run A:
## TIA
module TIA(A,  
			Din,  
			Dout,  
			CS_n,  
			CS,  
			R_W_n,  
			RDY,  
			MASTERCLK,  
			BUS_EN,  
			idump_in,  
			Ilatch,  
			HSYNC,  
			HBLANK,  
			VSYNC,  
			VBLANK,  
			COLOROUT,  
			RES_n,  
			audv0,  
			audv1);
Settings: LEC_CHECK=0, ABC_AREA=1, CAP_MARGIN=20, CORE_MARGIN=2, CORE_UTILIZATION=72, CTS_CLUSTER_SIZE=15, GPL_ROUTABILITY_DRIVEN=0, MAX_ROUTING_LAYER=met4, PLACE_DENSITY_LB_ADDON=0.01, SETUP_SLACK_MARGIN=0.39, SLEW_MARGIN=20; clock period 6.06 ns.
run.sh (not shown) runs the stock make flow with config.mk's settings and CLKGATE_MAP_FILE=.
Per the final summary, run A finished and its layout is clean on timing, DRC and antenna.
Relative to run A, the following input files were edited for run B:
Settings: removing MAX_ROUTING_LAYER (formerly met4); removing GPL_ROUTABILITY_DRIVEN (formerly 0); changing SETUP_SLACK_MARGIN from 0.39 to 1.1; setting CTS_CLUSTER_DIAMETER to 30 for the first time; changing PLACE_DENSITY_LB_ADDON from 0.01 to 0.28; removing ABC_AREA (formerly 1); changing CTS_CLUSTER_SIZE from 15 to 35; changing the clock period (ns, I/O delays scaled along) from 6.06 to 8.52.
Notes after the runs:
In the flow results for run B and run A, the global-route usage is larger on run B. When the final numbers for run B and run A were put side by side, the utilization turned out to be greater in run B. Master of the slowest instance on the critical path: sky130_fd_sc_hd__dfxtp_4 -> run A, sky130_fd_sc_hd__or4b_4 -> run B. Run B vs. run A: pin slew with the least headroom to its limit went down by 0.019 ns. Combinational family with the most area after synthesis: AND-OR/OR-AND gates -> run B, simple AND/OR/NAND/NOR gates -> run A. From run A to run B the numbers moved as follows: cell area went up by about 12%; area added between synthesis and finish up 2.7 points; power moved down; least setup slack across all paths after layout now sits higher.
## Diff of input files: run C against run B
Settings: clearing PLACE_DENSITY_LB_ADDON, which used to be 0.28; clearing CTS_CLUSTER_SIZE, which used to be 35; clearing SETUP_SLACK_MARGIN, which used to be 1.1; putting ABC_AREA at 1 where nothing was set; swapping 30 for 287 in CTS_CLUSTER_DIAMETER; putting PLACE_DENSITY at 0.6 where nothing was set; swapping 8.52 for 6.58 in the clock period (ns, I/O delays scaled along).
--- outcome ---
Between run C and run B, it is run C whose detailed-placement wirelength estimate is lower, by about 7%. Run C — synthesis area per yosys 0.0018 sq mm lower, run B as reference. Against run B, the final cell area of run C is lower. A highest layer used for signal routing of met5 is what run C shows, while met4 belongs to run B.

========
JK:
Starting RTL as in the previous note.
Design TIA, start of the top module:
module TIA(A,  
			Din,  
			Dout,  
			CS_n,  
			CS,  
			R_W_n,  
			RDY,  
			MASTERCLK,  
			BUS_EN,  
			idump_in,  
			Ilatch,  
			HSYNC,  
			HBLANK,  
			VSYNC,  
			VBLANK,  
			COLOROUT,  
			RES_n,  
			audv0,  
			audv1);  
   input [5:0] A;
   input [7:0] Din;
   output [7:0] Dout;
   input [2:0] 	CS_n;
   input 	CS;
   input 	R_W_n;
   output 	RDY;
   input 	MASTERCLK;
   input 	BUS_EN;
   input [1:0] 	Ilatch; 			 
   input [3:0] 	idump_in; 		 
   output 	HSYNC, HBLANK;
   output 	VSYNC, VBLANK;
   output [7:0] COLOROUT;
   input wire	RES_n;
   output reg [3:0] audv0, audv1;
   reg [7:0] 	Dout;
   wire 	HSYNC;
   reg 		VSYNC, VBLANK;
   reg [7:0] 	hCount;
   reg [3:0] 	hCountReset;
   reg clk_30;
   reg [7:0] clk_30_count;
   wire [3:0] Idump;
   wire [1:0] latchedInputsValue;
   reg 	      inputLatchEnabled, inputLatchReset;
   reg [1:0]  latchedInputs;
   always @(posedge MASTERCLK  )  
   begin
		if (~RES_n) begin
			hCount <= 8'd0;
			hCountReset[3:1] <= 3'd0;
			clk_30 <= 0;
			clk_30_count <= 0;
			latchedInputs <= 2'b11;
		end
		else begin
			if (inputLatchReset)
				 latchedInputs <= 2'b11;
			 else
				 latchedInputs <= latchedInputs & Ilatch;
			if (clk_30_count == 57) begin
				 clk_30 <= ~clk_30;
				 clk_30_count <= 0;
			 end else begin
				 clk_30_count <= clk_30_count + 1;
			 end
  ...
Settings: LEC_CHECK=0, CAP_MARGIN=20, CORE_MARGIN=2, CORE_UTILIZATION=66, SETUP_SLACK_MARGIN=2.14, SLEW_MARGIN=20; clock period 8.41 ns.
In summary, JK completed successfully, with a layout that passed the timing, DRC and antenna checks.
The following lists how MS was set up differently from JK:
Settings: CORE_UTILIZATION: 66 -> 40; SETUP_SLACK_MARGIN: 2.14 -> unset; PLACE_DENSITY: unset -> 0.6; the clock period (ns, I/O delays scaled along): 8.41 -> 10.9.
==> comparison <==
The final layout from MS, which completed every stage, passed the timing, DRC and antenna checks at the end of the flow.
MS vs JK: number of non-filler instances in the completed layout up
Going from JK to MS, the sum of buffers and inverters on the critical path was found to have gone down by 2.
Power: MS draws less than JK
MS and JK ended up with nearly the same clock-pin transition on the worst setup and hold timing paths.
Higher count of plain and timing-repair buffers goes to JK over MS.
Measured against each other, MS and JK differ in final worst-path setup slack, the lower figure coming from MS.
Modified inputs, AL compared to MS
Settings: an added CTS_CLUSTER_DIAMETER of 287; a change of CORE_UTILIZATION from 40 to 72; an added HOLD_SLACK_MARGIN of 0.3; an added GPL_ROUTABILITY_DRIVEN of 0; an added ABC_AREA of 1; a change of CAP_MARGIN from 20 to 10; a change of the clock period (ns, I/O delays scaled along) from 10.9 to 6.06.
Results
Looking at dominant kind of combinational cell, the simple AND/OR/NAND/NOR gates result is from AL; the AND-OR/OR-AND gates one comes from MS.
Min routed length on met3 across AL and MS: MS
AL against MS; cell area is down by a few percent.
Where total power is concerned, MS is better than AL.
AL against MS: adder-cell area share of the yosys netlist saw an increase; maximum number of pins on one net before global-route repair saw a decrease; non-clock buffer count saw an increase.
Of AL and MS, it is AL that has the higher transition at the pin with the smallest max-transition slack.
Compared to MS, AL has setup slack 740 ps lower.
Edits applied to the flow inputs when going from AL to TR:
Settings: CTS_CLUSTER_DIAMETER no longer set, was 287; GPL_ROUTABILITY_DRIVEN no longer set, was 0; CORE_UTILIZATION now 40, was 72; CORE_MARGIN now 3, was 2; CAP_MARGIN now 20, was 10; HOLD_SLACK_MARGIN no longer set, was 0.3; the clock period (ns, I/O delays scaled along) now 12.0, was 6.06.
[summary]
TR vs AL, largest power group: the clock network vs registers
TR reports a lower sequential share of power than AL does.
Going from AL to TR, register-to-register slack rose by 4450 ps, floorplan die width rose by about 35%.
--- input diff TR..PW ---
Settings: PLACE_DENSITY: 0.6 -> 0.71; SETUP_SLACK_MARGIN: unset -> 1.1; CORE_MARGIN: 3 -> 2; CTS_CLUSTER_SIZE: unset -> 35; CTS_CLUSTER_DIAMETER: unset -> 30; ABC_AREA: 1 -> unset; CORE_UTILIZATION: 40 -> 72; the clock period (ns, I/O delays scaled along): 12.0 -> 8.66.
For PW, the launching element of the worst setup path was hCount[3]$_SDFF_PP0_, unlike TR, where it was hCount[2]$_SDFF_PP0_. PW ended up with AND-OR/OR-AND gates as its main combinational cell family by area after synthesis; TR ended up with simple AND/OR/NAND/NOR gates. COLOROUT[4] as the capture point of the critical path was reported by PW, and COLOROUT[6] by TR. In the tables for TR and PW, total CTS buffers reads higher with PW. Average size of a mapped cell for PW is higher than for TR. The wire length on met3 in TR is 0.42 times that in PW. CTS clock-pin slew for the worst setup and hold paths: PW vs TR — no meaningful difference.
Power is estimated from default activity; no workload was simulated.
